==> v13 <==
==> flow/design.v <==
module FIR_low_pass_filter(
	input clk,
	input rst,
	input [7:0]FIR_IN,
	output reg [16:0]FIR_OUT
);
reg[7:0] delay_pipeline1;
reg[7:0] delay_pipeline2;
reg[7:0] delay_pipeline3;
reg[7:0] delay_pipeline4;
reg[7:0] delay_pipeline5;
reg[7:0] delay_pipeline6;
reg[7:0] delay_pipeline7;
reg[7:0] delay_pipeline8;
reg[7:0] delay_pipeline9;
wire[7:0] coeff1 = 8'd7;	 
wire[7:0] coeff2 = 8'd5;
wire[7:0] coeff3 = 8'd51;
wire[7:0] coeff4 = 8'd135;
wire[7:0] coeff5 = 8'd179;
wire[7:0] coeff6 = 8'd135;
wire[7:0] coeff7 = 8'd51;
wire[7:0] coeff8 = 8'd5;
wire[7:0] coeff9 = 8'd7;
reg signed [16:0] multi_data1 ; 
reg signed [16:0] multi_data2 ;
reg signed [16:0] multi_data3 ;
reg signed [16:0] multi_data4 ;
reg signed [16:0] multi_data5 ;
reg signed [16:0] multi_data6 ;
reg signed [16:0] multi_data7 ;
reg signed [16:0] multi_data8 ;
reg signed [16:0] multi_data9 ;
always@(posedge clk or negedge rst)
if(!rst)
begin
	delay_pipeline1 <= 8'b0 ;
	delay_pipeline2 <= 8'b0 ;
	delay_pipeline3 <= 8'b0 ;
	delay_pipeline4 <= 8'b0 ;
	delay_pipeline5 <= 8'b0 ;
	delay_pipeline6 <= 8'b0 ;
	delay_pipeline7 <= 8'b0 ;
	delay_pipeline8 <= 8'b0 ;
	delay_pipeline9 <= 8'b0 ;
end
else
begin
	delay_pipeline1 <= FIR_IN;
	delay_pipeline2 <= delay_pipeline1 ;
	delay_pipeline3 <= delay_pipeline2 ;
	delay_pipeline4 <= delay_pipeline3 ;
	delay_pipeline5 <= delay_pipeline4 ;
	delay_pipeline6 <= delay_pipeline5 ;
	delay_pipeline7 <= delay_pipeline6 ;
	delay_pipeline8 <= delay_pipeline7 ;
	delay_pipeline9 <= delay_pipeline8 ;
end
always@(posedge clk or negedge rst)  
	if(!rst)
		multi_data1 <= 17'b0 ;
	else
		multi_data1 <= delay_pipeline1*coeff1 ;
always@(posedge clk or negedge rst)  
	if(!rst)
		multi_data2 <= 17'b0 ;
	else
		multi_data2 <= delay_pipeline2*coeff2 ;
always@(posedge clk or negedge rst)  
	if(!rst)
		multi_data3 <= 17'b0 ;
	else
		multi_data3 <= delay_pipeline3*coeff3 ;
always@(posedge clk or negedge rst)  
	if(!rst)
		multi_data4 <= 17'b0 ;
	else
		multi_data4 <= delay_pipeline4*coeff4 ;
always@(posedge clk or negedge rst)  
	if(!rst)
		multi_data5 <= 17'b0 ;
	else
		multi_data5 <= delay_pipeline5*coeff5 ;
always@(posedge clk or negedge rst)  
	if(!rst)
		multi_data6 <= 17'b0 ;
	else
		multi_data6 <= delay_pipeline6*coeff6 ;
always@(posedge clk or negedge rst)  
	if(!rst)
		multi_data7 <= 17'b0 ;
	else
		multi_data7 <= delay_pipeline7*coeff7 ;
always@(posedge clk or negedge rst)  
	if(!rst)
		multi_data8 <= 17'b0 ;
	else
		multi_data8 <= delay_pipeline8*coeff8 ;
always@(posedge clk or negedge rst)  
	if(!rst)
		multi_data9 <= 17'b0 ;
	else
		multi_data9 <= delay_pipeline9*coeff9 ;
always@(posedge clk or negedge rst)
	if(!rst)
		FIR_OUT <= 16'b0 ;
	else
		FIR_OUT <= multi_data1 + multi_data2 + multi_data3 + multi_data4 +multi_data5 + multi_data6 + multi_data7 + multi_data8 + multi_data9 ;
endmodule
==> flow/run.sh <==
#!/bin/bash
# the make line also repeats each setting of config.mk as NAME=value (left out here)
make -C /OpenROAD-flow-scripts/flow DESIGN_CONFIG=/design/flow/config.mk WORK_HOME=/design/flow/orfs CLKGATE_MAP_FILE= finish
==> flow/config.mk <==
export PLATFORM = sky130hd
export DESIGN_NAME = FIR_low_pass_filter
export DESIGN_NICKNAME = FIR_low_pass_filter
export VERILOG_FILES = /design/flow/design.v
export SDC_FILE = /design/flow/constraint.sdc
export NUM_CORES = 4
export LEC_CHECK = 0
export ABC_AREA = 1
export CAP_MARGIN = 20
export CORE_MARGIN = 2
export CORE_UTILIZATION = 71
export HOLD_SLACK_MARGIN = 0.3
export PLACE_DENSITY_LB_ADDON = 0.09
export SLEW_MARGIN = 20
==> flow/constraint.sdc <==
create_clock -name core_clock -period 3.92 [get_ports {clk}]
set_input_delay 0.7840 -clock core_clock [delete_from_list [all_inputs] [get_ports {clk}]]
set_output_delay 0.7840 -clock core_clock [all_outputs]
set_load 0.01 [all_outputs]
==> v23 (differences from v13) <==
CORE_ASPECT_RATIO = 1.32   (was default)
CORE_UTILIZATION = 72   (was 71)
HOLD_SLACK_MARGIN = default   (was 0.3)
PLACE_DENSITY_LB_ADDON = default   (was 0.09)
TNS_END_PERCENT = 50   (was default)
==> flow/constraint.sdc (replaced) <==
create_clock -name core_clock -period 3.71 [get_ports {clk}]
set_input_delay 0.7420 -clock core_clock [delete_from_list [all_inputs] [get_ports {clk}]]
set_output_delay 0.7420 -clock core_clock [all_outputs]
set_load 0.01 [all_outputs]
==> comparison <==
v23 finished but failed the layout checks on negative setup slack. v13 passed the timing, design-rule and antenna checks.
Between v13 and v23, the lower final cell count is in v13 (gap 1.2%, measured against v23).
Worst setup slack: v13 is higher than v23 (0.14 ns).
Of v13 and v23, v23 has the higher non-clock buffer count (gap 15).
Between v13 and v23, the lower global-route usage is in v13 (gap 1.7 points).
In critical path depth, v23 and v13 do not differ.
In synthesized cell count, v23 and v13 do not differ.
Of v13 and v23, v13 has the higher worst hold slack (gap 0.0090 ns).
Synthesized area is the same in v23 and v13.
Between v23 and v13, the lower fmax is in v13 (gap 1.9%, measured against v13).
Of v23 and v13, v13 has the higher clock skew (gap 0.0044 ns).

* * *

==> juniper: inputs <==
RTL: the design.v shown in full above, as it stands there.
export LEC_CHECK = 0
export CAP_MARGIN = 20
export CORE_MARGIN = 2
export CORE_UTILIZATION = 72
export CTS_CLUSTER_SIZE = 49
export HOLD_SLACK_MARGIN = 0.29
export PLACE_DENSITY_LB_ADDON = 0.0
export SETUP_SLACK_MARGIN = 1.07
export SLEW_MARGIN = 20
export TNS_END_PERCENT = 5
create_clock -name core_clock -period 3.77 [get_ports {clk}]
run.sh (not shown) runs the stock make flow with config.mk's settings and CLKGATE_MAP_FILE=.
==> yarrow (differences from juniper) <==
Settings changed: CORE_UTILIZATION 72 to 40, CTS_CLUSTER_SIZE 49 to unset, HOLD_SLACK_MARGIN 0.29 to unset, PLACE_DENSITY_LB_ADDON 0.0 to unset, SETUP_SLACK_MARGIN 1.07 to unset, TNS_END_PERCENT 5 to unset.
==> flow/constraint.sdc (replaced) <==
create_clock -name core_clock -period 7.0 [get_ports {clk}]
set_input_delay 1.4000 -clock core_clock [delete_from_list [all_inputs] [get_ports {clk}]]
set_output_delay 1.4000 -clock core_clock [all_outputs]
set_load 0.01 [all_outputs]
==> comparison <==
In yarrow the core utilization is lower than in juniper, by 45 points.
Clock skew: juniper is higher than yarrow (1.5 ps).
juniper finished with negative setup slack left. yarrow produced a clean layout.
In flip-flop count, juniper and yarrow do not differ.
Between juniper and yarrow, the lower register-to-register slack is in juniper (gap 3100 ps).
Of yarrow and juniper, juniper has the higher design area (gap about 9%, measured against juniper).
Of juniper and yarrow, juniper has the higher global-route usage (gap 20 points).
Of yarrow and juniper, juniper has the higher clock-buffer cell count (gap 4).
Between yarrow and juniper, the lower first-iteration DRC count is in yarrow (gap 60%, measured against juniper).
Between yarrow and juniper, the lower hold slack is in juniper (gap 52 ps).
==> figures <==
| item | yarrow | juniper |
|---|---|---|
| Total antenna diodes in the routed design | 0 | 2 |
| Number of placed instances, taps included | 1,753 | 1,610 |
| Sequential cell area share | 0.3121 | 0.2843 |
| Reg2Reg Capture Point | FIR_OUT[16] | FIR_OUT[14] |
| Via count of the first global-routing pass | 9,130 | 10,730 |
| Core area | 35,660 µm² | 19,650 µm² |
| Arrival @ worst endpoint | 4830 ps | 4700 ps |
| PostCTS Resize Cnt | 0 | 173 |
| Share of the core filled with cells | 0.4475 | 0.8956 |
| Peak fanout along the critical path | 4 | 5 |
| Routed wire length | 28.48 mm | 42.48 mm |
| Met2 track utilization from global routing | 0.2676 | 0.6026 |
| Clock buf count | 18 | 22 |
| Buffers outside the clock class | 28 | 86 |
| Non-clk buf share | 0.01749 | 0.04343 |
| Fillers | 3,338 | 775 |
| Status | no timing/DRC/antenna violations | failed layout checks |
| Layout check failures | - | negative setup slack |
| RSZ-0062 raised after global routing | no | yes |
| Total number of placement rows | 69 | 51 |
| Worst Hold Class | flop to flop | input pin to asynchronous set/reset pin |
| Critical path launch point | multi_data1[2] | multi_data4[10] |
